== P ==
Design mac_array, start of the top module:
module mac_array #(
    parameter NUM_CHANNELS = 4,
    parameter DATA_WIDTH = 8,
    parameter ACCUM_WIDTH = 32,
    parameter OUTPUT_WIDTH = 16
)(
    input  clk,
    input  rst_n,
    input  [NUM_CHANNELS-1:0] enable,
    input  [NUM_CHANNELS-1:0] clear_acc,
    input  [DATA_WIDTH*NUM_CHANNELS-1:0] input_data,
    input  [DATA_WIDTH*NUM_CHANNELS-1:0] weight,
    output [OUTPUT_WIDTH*NUM_CHANNELS-1:0] mac_out,
    output [OUTPUT_WIDTH*NUM_CHANNELS-1:0] activated_out,
    output [NUM_CHANNELS-1:0] valid,
    output [NUM_CHANNELS-1:0] overflow
);
For scale: ~3800 cells after synthesis, about 140 flip-flops, about 210 I/O pins, ~24000 µm² of cells after synthesis.
export LEC_CHECK = 0
export ABC_AREA = 1
export CAP_MARGIN = 20
export CORE_ASPECT_RATIO = 1.82
export CORE_MARGIN = 2
export CORE_UTILIZATION = 32
export CTS_CLUSTER_DIAMETER = 336
export CTS_CLUSTER_SIZE = 98
export PLACE_DENSITY = 0.35
export SLEW_MARGIN = 0
export TNS_END_PERCENT = 15
create_clock -name core_clock -period 8.5 [get_ports {clk}]
run.sh (not shown) runs the stock make flow with config.mk's settings and CLKGATE_MAP_FILE=.
For Q, these inputs were changed with respect to P:
==> flow/config.mk <==
export PLATFORM = sky130hd
export DESIGN_NAME = mac_array
export DESIGN_NICKNAME = mac_array
export VERILOG_FILES = /design/flow/design.v
export SDC_FILE = /design/flow/constraint.sdc
export NUM_CORES = 4
export LEC_CHECK = 0
export CAP_MARGIN = 25
export CORE_MARGIN = 2
export CORE_UTILIZATION = 40
export GPL_ROUTABILITY_DRIVEN = 0
export GPL_TIMING_DRIVEN = 0
export PLACE_DENSITY = 0.45
export SLEW_MARGIN = 20
export TNS_END_PERCENT = 65
==> results <==
Q: no failed stages, no open violations at the end
The global routing usage summed across all routing layers was comparable across Q and P.
Register-to-register slack in Q is 0.48 ns below P.
Changes observed in Q relative to P: clock skew fell 0.0070 ns, fmax down about 4%.
Relative to P, number of nets at the end of the flow has gone down in Q.
Diff P -> Q | part of the power in the clock network | increase of 0.3 points
Q vs. P: critical path depth -9, number of nets in the synthesized netlist dropped 1271, die size lost 29%.
The following lists how R was set up differently from Q:
==> flow/config.mk <==
export PLATFORM = sky130hd
export DESIGN_NAME = mac_array
export DESIGN_NICKNAME = mac_array
export VERILOG_FILES = /design/flow/design.v
export SDC_FILE = /design/flow/constraint.sdc
export NUM_CORES = 4
export LEC_CHECK = 0
export CAP_MARGIN = 20
export CORE_ASPECT_RATIO = 0.5
export CORE_MARGIN = 2
export CORE_UTILIZATION = 43
export CTS_CLUSTER_DIAMETER = 242
export CTS_CLUSTER_SIZE = 98
export SLEW_MARGIN = 20
Notes after the runs:
Comparing count of placed standard cells in the final layout, fillers left out for R and Q, the bigger number came from R. Number of ordinary and repair buffers in the finished layout (higher): R. Measured against each other, R and Q differ in upper clock frequency limit, the lower figure coming from R. Critical path depth came out higher on R than on Q. R vs Q — area of the multi-input gates dropped slightly. As far as via count is concerned, R and Q perform about the same. Area of all placed cells without fillers for R is higher than for Q. Re mean number of vias per cell: R is 0.065 down on Q. Synthesis-to-finish area growth: R > Q. Delta (R minus Q): total length of routed met2 wires now sits lower; number of DRC markers after the initial detailed-route iteration now sits higher.
Edits applied to the flow inputs when going from R to S:
diff --git a/flow/config.mk b/flow/config.mk
--- a/flow/config.mk
+++ b/flow/config.mk
@@ -7,0 +8 @@
+export ABC_AREA = 1
@@ -8,0 +10 @@
+export CELL_PAD_IN_SITES_GLOBAL_PLACEMENT = 1
@@ -11,2 +13,2 @@
-export CORE_UTILIZATION = 43
-export CTS_CLUSTER_DIAMETER = 242
+export CORE_UTILIZATION = 32
+export CTS_CLUSTER_DIAMETER = 336
@@ -14 +16,3 @@
-export SLEW_MARGIN = 20
+export PLACE_DENSITY_LB_ADDON = 0.06
+export SLEW_MARGIN = 0
+export TNS_END_PERCENT = 15
Findings:
Setup slack for S: 0.47 ns up relative to R
Of S and R, it is S that has the lower power density normalized to cell area.
Worst clock skew essentially unchanged between R and S.
Compared with R, S shows a higher count of filler cells inserted in the layout.
Power: S draws less than R

========
The RTL this note starts from:
==> flow/design.v <==
module vedic_2x2 (
    input  [1:0] a,
    input  [1:0] b,
    output [3:0] product
);
    wire [3:0] partial;
    wire c1, c2;
    assign partial[0] = a[0] & b[0];
    assign partial[1] = a[1] & b[0];
    assign partial[2] = a[0] & b[1];
    assign partial[3] = a[1] & b[1];
    assign product[0] = partial[0];
    assign {c1, product[1]} = partial[1] + partial[2];
    assign {c2, product[2]} = partial[3] + c1;
    assign product[3] = c2;
endmodule
module vedic_mult #(
    parameter WIDTH = 8
)(
    input  [WIDTH-1:0] a,
    input  [WIDTH-1:0] b,
    output [2*WIDTH-1:0] product
);
    generate
        if (WIDTH == 2) begin : base_case
            vedic_2x2 v2x2 (
                .a(a),
                .b(b),
                .product(product)
            );
        end else begin : recursive_case
            localparam HALF_WIDTH = WIDTH / 2;
            wire [WIDTH-1:0] q0, q1, q2, q3;
            wire [2*WIDTH-1:0] aligned_q0, aligned_q1, aligned_q2, aligned_q3;
            wire [2*WIDTH-1:0] temp1, temp2;
            vedic_mult #(HALF_WIDTH) m0 (
                .a(a[HALF_WIDTH-1:0]),
                .b(b[HALF_WIDTH-1:0]),
                .product(q0)
            );
            vedic_mult #(HALF_WIDTH) m1 (
                .a(a[WIDTH-1:HALF_WIDTH]),
                .b(b[HALF_WIDTH-1:0]),
                .product(q1)
            );
            vedic_mult #(HALF_WIDTH) m2 (
                .a(a[HALF_WIDTH-1:0]),
                .b(b[WIDTH-1:HALF_WIDTH]),
                .product(q2)
            );
            vedic_mult #(HALF_WIDTH) m3 (
                .a(a[WIDTH-1:HALF_WIDTH]),
                .b(b[WIDTH-1:HALF_WIDTH]),
                .product(q3)
            );
            assign aligned_q0 = {{WIDTH{1'b0}}, q0};
            assign aligned_q1 = {{HALF_WIDTH{1'b0}}, q1, {HALF_WIDTH{1'b0}}};
            assign aligned_q2 = {{HALF_WIDTH{1'b0}}, q2, {HALF_WIDTH{1'b0}}};
            assign aligned_q3 = {q3, {WIDTH{1'b0}}};
            assign temp1 = aligned_q0 + aligned_q1;
            assign temp2 = temp1 + aligned_q2;
            assign product = temp2 + aligned_q3;
        end
    endgenerate
endmodule
module sigmoid_activation #(
    parameter WIDTH = 16,
    parameter FRAC_BITS = 11
)(
    input  signed [WIDTH-1:0] x,
    output [WIDTH-1:0] y
);
    localparam signed [WIDTH-1:0] NEG_THRESHOLD = -(4 << FRAC_BITS);
    localparam signed [WIDTH-1:0] POS_THRESHOLD = (4 << FRAC_BITS);
    localparam [WIDTH-1:0] ZERO_VAL = {WIDTH{1'b0}};
    localparam [WIDTH-1:0] HALF_VAL = (1 << (WIDTH-1));
    localparam [WIDTH-1:0] ONE_VAL  = {WIDTH{1'b1}};
    reg [WIDTH-1:0] y_reg;
    always @(*) begin
        if ($signed(x) < NEG_THRESHOLD)
            y_reg = ZERO_VAL;
        else if ($signed(x) > POS_THRESHOLD)
            y_reg = ONE_VAL;
        else
            y_reg = HALF_VAL + {{3{x[WIDTH-1]}}, x[WIDTH-1:3]};
    end
    assign y = y_reg;
endmodule
module mac_unit #(
    parameter DATA_WIDTH = 8,
    parameter ACCUM_WIDTH = 32,
    parameter OUTPUT_WIDTH = 16,
    parameter USE_SQRT_CSLA = 1,
    parameter ENABLE_ACTIVATION = 1,
    parameter FRAC_BITS = 11
)(
    input  clk,
    input  rst_n,
    input  enable,
    input  clear_acc,
    input  [DATA_WIDTH-1:0] input_data,
    input  [DATA_WIDTH-1:0] weight,
    output [OUTPUT_WIDTH-1:0] mac_out,
    output [OUTPUT_WIDTH-1:0] activated_out,
    output valid,
    output overflow
);
    localparam MULT_WIDTH = 2 * DATA_WIDTH;
    wire [MULT_WIDTH-1:0] mult_result;
    reg [ACCUM_WIDTH-1:0] accumulator;
    reg [ACCUM_WIDTH-1:0] next_acc;
    wire [ACCUM_WIDTH:0] acc_sum;
    reg overflow_reg;
    reg valid_reg;
    vedic_mult #(
        .WIDTH(DATA_WIDTH)
    ) multiplier (
        .a(input_data),
        .b(weight),
        .product(mult_result)
    );
    assign acc_sum = {1'b0, accumulator} + {{(ACCUM_WIDTH-MULT_WIDTH+1){1'b0}}, mult_result};
    always @(*) begin
        if (enable) begin
            if (clear_acc) begin
                next_acc = {{(ACCUM_WIDTH-MULT_WIDTH){1'b0}}, mult_result};
            end else begin
                next_acc = acc_sum[ACCUM_WIDTH-1:0];
            end
        end else if (clear_acc) begin
            next_acc = {ACCUM_WIDTH{1'b0}};
        end else begin
            next_acc = accumulator;
        end
    end
    always @(posedge clk or negedge rst_n) begin
        if (!rst_n)
            accumulator <= {ACCUM_WIDTH{1'b0}};
        else
            accumulator <= next_acc;
    end
    always @(posedge clk or negedge rst_n) begin
        if (!rst_n)
            overflow_reg <= 1'b0;
        else if (clear_acc)
            overflow_reg <= 1'b0;
        else if (enable && acc_sum[ACCUM_WIDTH])
            overflow_reg <= 1'b1;
    end
    assign overflow = overflow_reg;
    assign mac_out = accumulator[OUTPUT_WIDTH-1:0];
    generate
        if (ENABLE_ACTIVATION) begin : gen_activation
            sigmoid_activation #(
                .WIDTH(OUTPUT_WIDTH),
                .FRAC_BITS(FRAC_BITS)
            ) activation (
                .x(mac_out),
                .y(activated_out)
            );
        end else begin : no_activation
            assign activated_out = mac_out;
        end
    endgenerate
    always @(posedge clk or negedge rst_n) begin
        if (!rst_n)
            valid_reg <= 1'b0;
        else
            valid_reg <= enable;
    end
    assign valid = valid_reg;
endmodule
module mac_array #(
    parameter NUM_CHANNELS = 4,
    parameter DATA_WIDTH = 8,
    parameter ACCUM_WIDTH = 32,
    parameter OUTPUT_WIDTH = 16
)(
    input  clk,
    input  rst_n,
    input  [NUM_CHANNELS-1:0] enable,
    input  [NUM_CHANNELS-1:0] clear_acc,
    input  [DATA_WIDTH*NUM_CHANNELS-1:0] input_data,
    input  [DATA_WIDTH*NUM_CHANNELS-1:0] weight,
    output [OUTPUT_WIDTH*NUM_CHANNELS-1:0] mac_out,
    output [OUTPUT_WIDTH*NUM_CHANNELS-1:0] activated_out,
    output [NUM_CHANNELS-1:0] valid,
    output [NUM_CHANNELS-1:0] overflow
);
    genvar i;
    generate
        for (i = 0; i < NUM_CHANNELS; i = i + 1) begin : mac_channels
            mac_unit #(
                .DATA_WIDTH(DATA_WIDTH),
                .ACCUM_WIDTH(ACCUM_WIDTH),
                .OUTPUT_WIDTH(OUTPUT_WIDTH)
            ) mac_inst (
                .clk(clk),
                .rst_n(rst_n),
                .enable(enable[i]),
                .clear_acc(clear_acc[i]),
                .input_data(input_data[DATA_WIDTH*(i+1)-1:DATA_WIDTH*i]),
                .weight(weight[DATA_WIDTH*(i+1)-1:DATA_WIDTH*i]),
                .mac_out(mac_out[OUTPUT_WIDTH*(i+1)-1:OUTPUT_WIDTH*i]),
                .activated_out(activated_out[OUTPUT_WIDTH*(i+1)-1:OUTPUT_WIDTH*i]),
                .valid(valid[i]),
                .overflow(overflow[i])
            );
        end
    endgenerate
endmodule
==> flow/config.mk <==
export PLATFORM = sky130hd
export DESIGN_NAME = mac_array
export DESIGN_NICKNAME = mac_array
export VERILOG_FILES = /design/flow/design.v
export SDC_FILE = /design/flow/constraint.sdc
export NUM_CORES = 4
export LEC_CHECK = 0
export CAP_MARGIN = 20
export CORE_MARGIN = 2
export CORE_UTILIZATION = 48
export SLEW_MARGIN = 20
==> flow/constraint.sdc <==
create_clock -name core_clock -period 8.31 [get_ports {clk}]
set_input_delay 1.6620 -clock core_clock [delete_from_list [all_inputs] [get_ports {clk}]]
set_output_delay 1.6620 -clock core_clock [all_outputs]
set_load 0.01 [all_outputs]
Then changed:
Settings changed: CORE_UTILIZATION 48 to 72, PLACE_DENSITY from default to 0.95.
Clock period 8.31 ns to 7.57 ns, I/O delays scaled along.
What happened: Now the flow died in global routing; die size goes down by 33%; synthesized area stays the same; synthesized cell count does not change.
Then changed:
Settings changed: CORE_UTILIZATION 72 to 69, CTS_CLUSTER_SIZE from default to 24, PLACE_DENSITY 0.95 to default, SETUP_SLACK_MARGIN from default to 1.48.
Clock period 7.57 ns to 8.06 ns, I/O delays scaled along.
The new run never finished: it broke off in global routing with GRT-0232.
Synthesized cell count does not change.
Die size came out higher by 4.2%.
Area after synthesis does not change.
Then changed:
Settings changed: CORE_UTILIZATION 69 to 40, CTS_CLUSTER_SIZE 24 to default, GPL_TIMING_DRIVEN from default to 0, SETUP_SLACK_MARGIN 1.48 to default, TNS_END_PERCENT from default to 65.
Clock period 8.06 ns to 8.5 ns, I/O delays scaled along.
This time the run went through all stages and came out clean.
Synthesized cell count stays the same.
Area after synthesis is unchanged.
Die area rises by well over a third.
Then changed:
Settings changed: CORE_ASPECT_RATIO from default to 1.76, CORE_UTILIZATION 40 to 44, CTS_CLUSTER_DIAMETER from default to 242, CTS_CLUSTER_SIZE from default to 98, GPL_TIMING_DRIVEN 0 to default, SETUP_SLACK_MARGIN from default to -0.8, TNS_END_PERCENT 65 to default.
Result: Now the flow produced a layout that fails on setup timing; total power went up by 8.8%; flip-flop count is unchanged; design area increases by 1.5%; final cell count barely changes; sequential power stays flat; setup slack got worse by 0.41 ns; count of clock-buffer cells in the layout is higher by 5.

========
## build 51
// mac_array: RTL as listed in full above, without the edits since
clock: 5.59 ns
lec_check: 0
cap_margin: 20
core_margin: 2
core_utilization: 58
slew_margin: 20
In build 51 the implementation ran to completion but is not tape-out ready, as the final checks report setup timing.
The inputs of build 15 differ from those of build 51 as listed below.
Settings: CORE_UTILIZATION changed from 58 to 44; the clock period (ns, I/O delays scaled along) changed from 5.59 to 4.93.
==> comparison <==
- The global-route usage reported for build 15 is smaller than that of build 51 by 8.9 points.
- Switching share of power: build 15 lower than build 51
- Ran to the end and failed final checks on setup timing: build 15.
- Taking build 51 as the reference, in build 15 routed wire length per instance fell 12%; peak supply drop rose 6.1%; total of cells resized after clock tree synthesis fell 18.
> inputs changed (build 15 -> build 87)
Settings: putting CTS_CLUSTER_DIAMETER at 242 where nothing was set; swapping 44 for 60 in CORE_UTILIZATION; putting CTS_CLUSTER_SIZE at 98 where nothing was set; swapping 4.93 for 8.5 in the clock period (ns, I/O delays scaled along).
--- outcome ---
Build 87: all stages complete, timing, DRC and antenna checks passed. In the metrics for build 87 and build 15, the one carrying the higher total power is build 15. In build 87 relative to build 15, die area had gone down by more than a quarter. Share of power burned in combinational logic for build 87 is lower than for build 15. Re flip-flop count: no difference whatsoever between build 87 and build 15. Looking at length in cells of the worst reg-to-reg path, build 87 sits 2 below build 15. On build 87: design area is 21% lower than what build 15 gave. Per the comparison of build 87 with build 15, setup fix buffers added after clock tree synthesis now sits lower, net switching power figure now sits lower, multi-input gate share of the layout cell area now sits higher, sum of net half-perimeters after detailed placement now sits lower.
For build 7, these inputs were changed with respect to build 87:
Settings: CORE_ASPECT_RATIO now 0.5, previously not set; PLACE_DENSITY_LB_ADDON now 0.06, previously not set; TNS_END_PERCENT now 15, previously not set; HOLD_SLACK_MARGIN now 0.27, previously not set; ABC_AREA now 1, previously not set; CELL_PAD_IN_SITES_DETAIL_PLACEMENT now 1, previously not set; CTS_CLUSTER_DIAMETER now 336, was 242; CELL_PAD_IN_SITES_GLOBAL_PLACEMENT now 1, previously not set; CORE_UTILIZATION now 32, was 60.
Notes after the runs:
- Timing, DRC, antenna: 0 failures across build 87 and build 7
- Against build 87, total number of tap cells in build 7 rose by more than 100%.
- For build 87, the launching instance or port of the critical path was input_data[17], unlike build 7, where it was weight[1].
- HPWL reported at the end of detailed placement of build 7 exceeds that of build 87 by more than half.
- Looking at internal power of the cells, build 7 sits below build 87.
- Sort build 87 and build 7 by post-synthesis xor/xnor area fraction desc -> top: build 87
- Reported for build 87 and build 7, leftover overflow at the end of global routing turned out identical to the last digit.
- Worst stage delay on the critical path in build 7 is 30 ps higher than in build 87
Power and IR drop assume default switching activity.
